## convolution_stage2
module convolution_stage2 (
          in1,
          in2,
          in3,
          in4,
          in5,
          in6,
          in7,
          in8,
          clk,
          rst,
          start,
          conv_out
  );
For scale: ~7200 cells after synthesis, about 810 I/O pins.
==> flow/config.mk <==
export PLATFORM = sky130hd
export DESIGN_NAME = convolution_stage2
export DESIGN_NICKNAME = convolution_stage2
export VERILOG_FILES = /design/flow/design.v
export SDC_FILE = /design/flow/constraint.sdc
export NUM_CORES = 4
export LEC_CHECK = 0
export CAP_MARGIN = 20
export CORE_MARGIN = 2
export CORE_UTILIZATION = 70
export CTS_CLUSTER_DIAMETER = 200
export CTS_CLUSTER_SIZE = 47
export SETUP_SLACK_MARGIN = -0.98
export SLEW_MARGIN = 40
==> flow/constraint.sdc <==
create_clock -name core_clock -period 11.9 [get_ports {clk}]
set_input_delay 2.3800 -clock core_clock [delete_from_list [all_inputs] [get_ports {clk}]]
set_output_delay 2.3800 -clock core_clock [all_outputs]
set_load 0.01 [all_outputs]
run.sh (not shown) runs the stock make flow with config.mk's settings and CLKGATE_MAP_FILE=.
The first run never finished: it broke off in global routing.
Then changed:
CORE_UTILIZATION = 58   (was 70)
CTS_CLUSTER_DIAMETER = not set   (was 200)
CTS_CLUSTER_SIZE = not set   (was 47)
SETUP_SLACK_MARGIN = not set   (was -0.98)
SLEW_MARGIN = 20   (was 40)
clock period = 10.0 ns   (was 11.9 ns; I/O delays follow)
Now the flow completed, yet does not pass: setup timing.
Area after synthesis does not change.
Die size rose by about 20%.
Synthesized cell count is unchanged.
Then changed:
ABC_AREA = 1   (was not set)
CORE_UTILIZATION = 72   (was 58)
CTS_CLUSTER_DIAMETER = 379   (was not set)
SETUP_SLACK_MARGIN = -0.62   (was not set)
clock period = 6.47 ns   (was 10.0 ns; I/O delays follow)
Effect: The changed run stopped in global routing, error GRT-0116; area after synthesis grows by a few percent; die size is lower by about a fifth; synthesized cell count came out higher by a quarter to a third.

Starting RTL as in the previous note.
==> flow/design.v (excerpt) <==
module convolution_stage2 (
          in1,
          in2,
          in3,
          in4,
          in5,
          in6,
          in7,
          in8,
          clk,
          rst,
          start,
          conv_out
  );
input [99:0] in1, in2, in3, in4, in5, in6, in7, in8;
input         clk, rst, start;
output reg [7:0] conv_out;
wire  [3:0]  in1_1, in1_2, in1_3, in1_4, in1_5, in1_6, in1_7, in1_8, in1_9, in1_10, in1_11, in1_12, in1_13;
wire [3:0]   in1_14, in1_15, in1_16, in1_17, in1_18, in1_19, in1_20, in1_21, in1_22, in1_23, in1_24, in1_25;
wire  [3:0]  in2_1, in2_2, in2_3, in2_4, in2_5, in2_6, in2_7, in2_8, in2_9, in2_10, in2_11, in2_12, in2_13;
wire [3:0]   in2_14, in2_15, in2_16, in2_17, in2_18, in2_19, in2_20, in2_21, in2_22, in2_23, in2_24, in2_25;
wire  [3:0]  in3_1, in3_2, in3_3, in3_4, in3_5, in3_6, in3_7, in3_8, in3_9, in3_10, in3_11, in3_12, in3_13;
wire [3:0]   in3_14, in3_15, in3_16, in3_17, in3_18, in3_19, in3_20, in3_21, in3_22, in3_23, in3_24, in3_25;
wire  [3:0]  in4_1, in4_2, in4_3, in4_4, in4_5, in4_6, in4_7, in4_8, in4_9, in4_10, in4_11, in4_12, in4_13;
wire [3:0]   in4_14, in4_15, in4_16, in4_17, in4_18, in4_19, in4_20, in4_21, in4_22, in4_23, in4_24, in4_25;
wire  [3:0]  in5_1, in5_2, in5_3, in5_4, in5_5, in5_6, in5_7, in5_8, in5_9, in5_10, in5_11, in5_12, in5_13;
wire [3:0]   in5_14, in5_15, in5_16, in5_17, in5_18, in5_19, in5_20, in5_21, in5_22, in5_23, in5_24, in5_25;
wire  [3:0]  in6_1, in6_2, in6_3, in6_4, in6_5, in6_6, in6_7, in6_8, in6_9, in6_10, in6_11, in6_12, in6_13;
wire [3:0]   in6_14, in6_15, in6_16, in6_17, in6_18, in6_19, in6_20, in6_21, in6_22, in6_23, in6_24, in6_25;
wire  [3:0]  in7_1, in7_2, in7_3, in7_4, in7_5, in7_6, in7_7, in7_8, in7_9, in7_10, in7_11, in7_12, in7_13;
wire [3:0]   in7_14, in7_15, in7_16, in7_17, in7_18, in7_19, in7_20, in7_21, in7_22, in7_23, in7_24, in7_25;
  ...
Settings: LEC_CHECK=0, ABC_AREA=0, CAP_MARGIN=20, CORE_ASPECT_RATIO=0.94, CORE_MARGIN=2, CORE_UTILIZATION=71, CTS_CLUSTER_SIZE=37, GPL_ROUTABILITY_DRIVEN=1, GPL_TIMING_DRIVEN=1, MAX_ROUTING_LAYER=met5, SETUP_SLACK_MARGIN=0.21, SLEW_MARGIN=25, TNS_END_PERCENT=95; clock period 11.7 ns.
The first run did not get past global routing (GRT-0232).
Then changed:
- ABC_AREA: 0 -> not set
- CORE_ASPECT_RATIO: 0.94 -> not set
- CORE_UTILIZATION: 71 -> 40
- CTS_CLUSTER_SIZE: 37 -> not set
- GPL_ROUTABILITY_DRIVEN: 1 -> not set
- GPL_TIMING_DRIVEN: 1 -> not set
- MAX_ROUTING_LAYER: met5 -> not set
- SETUP_SLACK_MARGIN: 0.21 -> not set
- SLEW_MARGIN: 25 -> 20
- TNS_END_PERCENT: 95 -> not set
- clock period: 11.7 -> 14.0 ns (I/O delays scaled with it)
What happened:
- With this change the flow produced a clean layout
- synthesized area is unchanged
- synthesized cell count stays the same
- die area is higher by about 80%

Starting RTL as in the previous note.
Settings: LEC_CHECK=0, CAP_MARGIN=20, CORE_MARGIN=8, CORE_UTILIZATION=55, PLACE_DENSITY_LB_ADDON=0.24, SETUP_SLACK_MARGIN=1.36, SLEW_MARGIN=15; clock period 11.1 ns.
The first run finished with setup timing left.
Then changed:
- CELL_PAD_IN_SITES_GLOBAL_PLACEMENT: default -> 3
- CORE_MARGIN: 8 -> 2
- CORE_UTILIZATION: 55 -> 27
- PLACE_DENSITY_LB_ADDON: 0.24 -> default
- SETUP_SLACK_MARGIN: 1.36 -> default
- SLEW_MARGIN: 15 -> 10
- clock period: 11.1 -> 14.0 ns (I/O delays scaled with it)
=>
- The new run finished with timing, DRC and antenna clean
- worst setup slack improves by 1.8 ns
- via count shrinks by about 13%
- first-iteration DRC count shrinks by 46%
- non-clock buffer count shrinks by 1181
- global-route usage shrinks by 13 points
- critical path depth grows by 1
Then changed:
- CELL_PAD_IN_SITES_GLOBAL_PLACEMENT: 3 -> default
- CORE_ASPECT_RATIO: default -> 0.51
- CORE_UTILIZATION: 27 -> 48
- GPL_TIMING_DRIVEN: default -> 0
- MAX_ROUTING_LAYER: default -> met5
- SETUP_SLACK_MARGIN: default -> -1.28
- SLEW_MARGIN: 10 -> 25
=>
- The new run finished but fails on setup timing
- design area fell by 0.63%
- fmax fell by 10%
- count of clock-buffer cells in the layout is unchanged
- via count rose by 20%
- utilization rose by 25 points
- area after synthesis does not change
- wire length rose by 28%
Then changed:
- ABC_AREA: default -> 1
- CORE_ASPECT_RATIO: 0.51 -> 0.5
- CORE_UTILIZATION: 48 -> 67
- CTS_CLUSTER_DIAMETER: default -> 248
- CTS_CLUSTER_SIZE: default -> 100
- GPL_TIMING_DRIVEN: 0 -> default
- MAX_ROUTING_LAYER: met5 -> default
- SETUP_SLACK_MARGIN: -1.28 -> default
- SLEW_MARGIN: 25 -> 20
- TNS_END_PERCENT: default -> 5
The new run produced a clean layout.
Setup slack improves by 1.4 ns.
Utilization climbs by 21 points.
Clock-buffer cell count is unchanged.
Hold slack degrades by 0.048 ns.
Wire length is lower by well over a third.
Via count increases by a few percent.
Then changed:
- CAP_MARGIN: 20 -> 35
- CELL_PAD_IN_SITES_DETAIL_PLACEMENT: default -> 2
- CORE_ASPECT_RATIO: 0.5 -> 1.96
- CORE_UTILIZATION: 67 -> 48
- CTS_CLUSTER_DIAMETER: 248 -> 339
- CTS_CLUSTER_SIZE: 100 -> default
- GPL_ROUTABILITY_DRIVEN: default -> 0
- GPL_TIMING_DRIVEN: default -> 0
- MAX_ROUTING_LAYER: default -> met5
- SETUP_SLACK_MARGIN: default -> 0.7
- SLEW_MARGIN: 20 -> 5
Effect: The new run aborted during 3_5_place_dp. Die size increases by 39%. Synthesized area stays the same. Synthesized cell count stays the same.
Then changed:
- ABC_AREA: 1 -> default
- CAP_MARGIN: 35 -> 20
- CELL_PAD_IN_SITES_DETAIL_PLACEMENT: 2 -> 1
- CELL_PAD_IN_SITES_GLOBAL_PLACEMENT: default -> 1
- CORE_ASPECT_RATIO: 1.96 -> 1.35
- CORE_UTILIZATION: 48 -> 64
- CTS_CLUSTER_DIAMETER: 339 -> default
- CTS_CLUSTER_SIZE: default -> 68
- GPL_ROUTABILITY_DRIVEN: 0 -> 1
- HOLD_SLACK_MARGIN: default -> 0.11
- SETUP_SLACK_MARGIN: 0.7 -> 3.22
- SLEW_MARGIN: 5 -> 20
- TNS_END_PERCENT: 5 -> 85
After rerunning:
- The changed run failed in 3_3_place_gp
- synthesized area went down by a few percent
- die size goes down by a quarter to a third
- synthesized cell count is lower by a quarter to a third

convolution_stage2 again, from the RTL that the note above started with.
Settings: LEC_CHECK=0, ABC_AREA=1, CAP_MARGIN=20, CORE_MARGIN=2, CORE_UTILIZATION=72, CTS_CLUSTER_DIAMETER=379, CTS_CLUSTER_SIZE=100, SETUP_SLACK_MARGIN=-0.62, SLEW_MARGIN=20; clock period 6.47 ns.
The starting point aborted during 5_1_grt (GRT-0116).
==> next run, changes <==
Settings changed: CORE_ASPECT_RATIO set to 1.98, CORE_UTILIZATION 72 to 40, CTS_CLUSTER_DIAMETER 379 to 342, SETUP_SLACK_MARGIN -0.62 to not set.
Clock period 6.47 ns to 14.0 ns, I/O delays scaled along.
This time the run went through all stages and came out clean.
Synthesized cell count stays the same.
Die area went up by well over a third.
Area after synthesis does not change.
==> next run, changes <==
Settings changed: ABC_AREA 1 to not set, CELL_PAD_IN_SITES_DETAIL_PLACEMENT set to 1, CELL_PAD_IN_SITES_GLOBAL_PLACEMENT set to 0, CORE_ASPECT_RATIO 1.98 to 1.35, CORE_UTILIZATION 40 to 64, CTS_CLUSTER_DIAMETER 342 to not set, CTS_CLUSTER_SIZE 100 to 68, GPL_ROUTABILITY_DRIVEN set to 0, GPL_TIMING_DRIVEN set to 0, HOLD_SLACK_MARGIN set to 0.11, MAX_ROUTING_LAYER set to met5, SETUP_SLACK_MARGIN set to -1.16, TNS_END_PERCENT set to 85.
Now the flow died in 3_5_place_dp.
Die area goes down by about 40%.
Area after synthesis is lower by 5.6%.
Synthesized cell count decreases by about 24%.
==> next run, changes <==
Settings changed: ABC_AREA set to 1, CELL_PAD_IN_SITES_DETAIL_PLACEMENT 1 to not set, CELL_PAD_IN_SITES_GLOBAL_PLACEMENT 0 to not set, CORE_ASPECT_RATIO 1.35 to 0.5, CORE_UTILIZATION 64 to 40, CTS_CLUSTER_DIAMETER set to 342, CTS_CLUSTER_SIZE 68 to 100, GPL_ROUTABILITY_DRIVEN 0 to not set, GPL_TIMING_DRIVEN 0 to not set, HOLD_SLACK_MARGIN 0.11 to not set, MAX_ROUTING_LAYER met5 to not set, SETUP_SLACK_MARGIN -1.16 to -1.33, TNS_END_PERCENT 85 to 15.
Outcome:
- Now the flow passed the timing, DRC and antenna checks
- die size goes up by well over a third
- area after synthesis goes up by a few percent
- synthesized cell count goes up by a quarter to a third

convolution_stage2 again, from the RTL that the note above started with.
clock: 7.48 ns
lec_check: 0
abc_area: 0
cap_margin: 20
core_aspect_ratio: 0.71
core_margin: 2
core_utilization: 58
gpl_routability_driven: 1
gpl_timing_driven: 1
max_routing_layer: met5
place_density: 0.49
setup_slack_margin: 2.15
slew_margin: 25
tns_end_percent: 95
The baseline ran to the end with violations: negative setup slack.
Then changed:
- CORE_ASPECT_RATIO: 0.71 -> 1.43
- CORE_UTILIZATION: 58 -> 72
- GPL_ROUTABILITY_DRIVEN: 1 -> 0
- PLACE_DENSITY: 0.49 -> 0.67
- SETUP_SLACK_MARGIN: 2.15 -> 2.58
- clock period: 7.48 -> 10.2 ns (I/O delays scaled with it)
What happened: The new run died in 5_1_grt on GRT-0116. Synthesized area stays the same. Die area shrinks by about a fifth. Synthesized cell count does not change.
Then changed:
- CORE_ASPECT_RATIO: 1.43 -> 0.5
- CORE_MARGIN: 2 -> 4
- CORE_UTILIZATION: 72 -> 48
- CTS_CLUSTER_DIAMETER: not set -> 331
- CTS_CLUSTER_SIZE: not set -> 43
- HOLD_SLACK_MARGIN: not set -> 0.06
- PLACE_DENSITY: 0.67 -> 0.49
- SETUP_SLACK_MARGIN: 2.58 -> 0.21
- TNS_END_PERCENT: 95 -> 15
Outcome: The new run produced a layout that fails on negative setup slack; area after synthesis is unchanged; synthesized cell count does not change; die size rose by 53%.
Then changed:
- CORE_ASPECT_RATIO: 0.5 -> 1.43
- CORE_MARGIN: 4 -> 2
- CORE_UTILIZATION: 48 -> 70
- CTS_CLUSTER_DIAMETER: 331 -> not set
- CTS_CLUSTER_SIZE: 43 -> not set
- HOLD_SLACK_MARGIN: 0.06 -> not set
- PLACE_DENSITY: 0.49 -> 0.67
- SETUP_SLACK_MARGIN: 0.21 -> 1.91
- TNS_END_PERCENT: 15 -> 95
Effect:
- The changed run ended with an error in 5_1_grt with GRT-0232
- synthesized cell count stays the same
- synthesized area does not change
- die area falls by 33%

## job 101
convolution_stage2 again, from the RTL that the note above started with.
make LEC_CHECK=0 ABC_AREA=0 CAP_MARGIN=20 CORE_ASPECT_RATIO=1.79 CORE_MARGIN=4 CORE_UTILIZATION=48 CTS_CLUSTER_DIAMETER=331 CTS_CLUSTER_SIZE=43 GPL_ROUTABILITY_DRIVEN=0 GPL_TIMING_DRIVEN=1 HOLD_SLACK_MARGIN=0.06 MAX_ROUTING_LAYER=met5 PLACE_DENSITY_LB_ADDON=0.3 SETUP_SLACK_MARGIN=0.21 SLEW_MARGIN=10 TNS_END_PERCENT=15 finish   # period 10.2 ns
Every stage of job 101 finished as expected; the final checks, on the other hand, flagged setup timing, which means the layout fails.
### job 101 -> job 102
Settings: TNS_END_PERCENT no longer set, was 15; GPL_TIMING_DRIVEN no longer set, was 1; CORE_MARGIN now 2, was 4; PLACE_DENSITY_LB_ADDON no longer set, was 0.3; SETUP_SLACK_MARGIN no longer set, was 0.21; CTS_CLUSTER_SIZE no longer set, was 43; ABC_AREA no longer set, was 0; CORE_UTILIZATION now 24, was 48; MAX_ROUTING_LAYER no longer set, was met5; SLEW_MARGIN now 20, was 10; CTS_CLUSTER_DIAMETER no longer set, was 331; HOLD_SLACK_MARGIN no longer set, was 0.06; GPL_ROUTABILITY_DRIVEN no longer set, was 0; CORE_ASPECT_RATIO no longer set, was 1.79; the clock period (ns, I/O delays scaled along) now 13.5, was 10.2.
[summary]
- Job 102: full flow OK, the timing, DRC and antenna checks passed
- Cmp job 101 and job 102 / smallest hold slack / higher: job 102
- Fraction of met3 tracks used by global routing: job 102 vs job 101 down 4.3 points
- In the reports for job 101 and job 102, the smaller share of the clock period used by the worst path belongs to job 102.
- As of job 102, design area had fallen by a few percent compared to job 101.
- Sort job 101 and job 102 by via count asc -> top: job 102
- Looking at cell resize tally after clock tree synthesis, job 102 sits below job 101.
- Count of inserted tapcells (job 102 / job 101): 2.1
- The run showing the smaller detailed-route vias per instance is job 102.
diff inputs: job 102 => job 103
Settings: PLACE_DENSITY_LB_ADDON: unset -> 0.02; CORE_UTILIZATION: 24 -> 72; CTS_CLUSTER_DIAMETER: unset -> 126; ABC_AREA: unset -> 1; the clock period (ns, I/O delays scaled along): 13.5 -> 9.75.
Job 103 did not finish; the tool stopped in 5_1_grt with error GRT-0116. Higher synthesized area per cell was reported by job 102, not job 103. Relative to job 102, floorplan-stage core utilization has increased by 48 points in job 103. Xor and xnor area share after synthesis ends up lower on job 103.
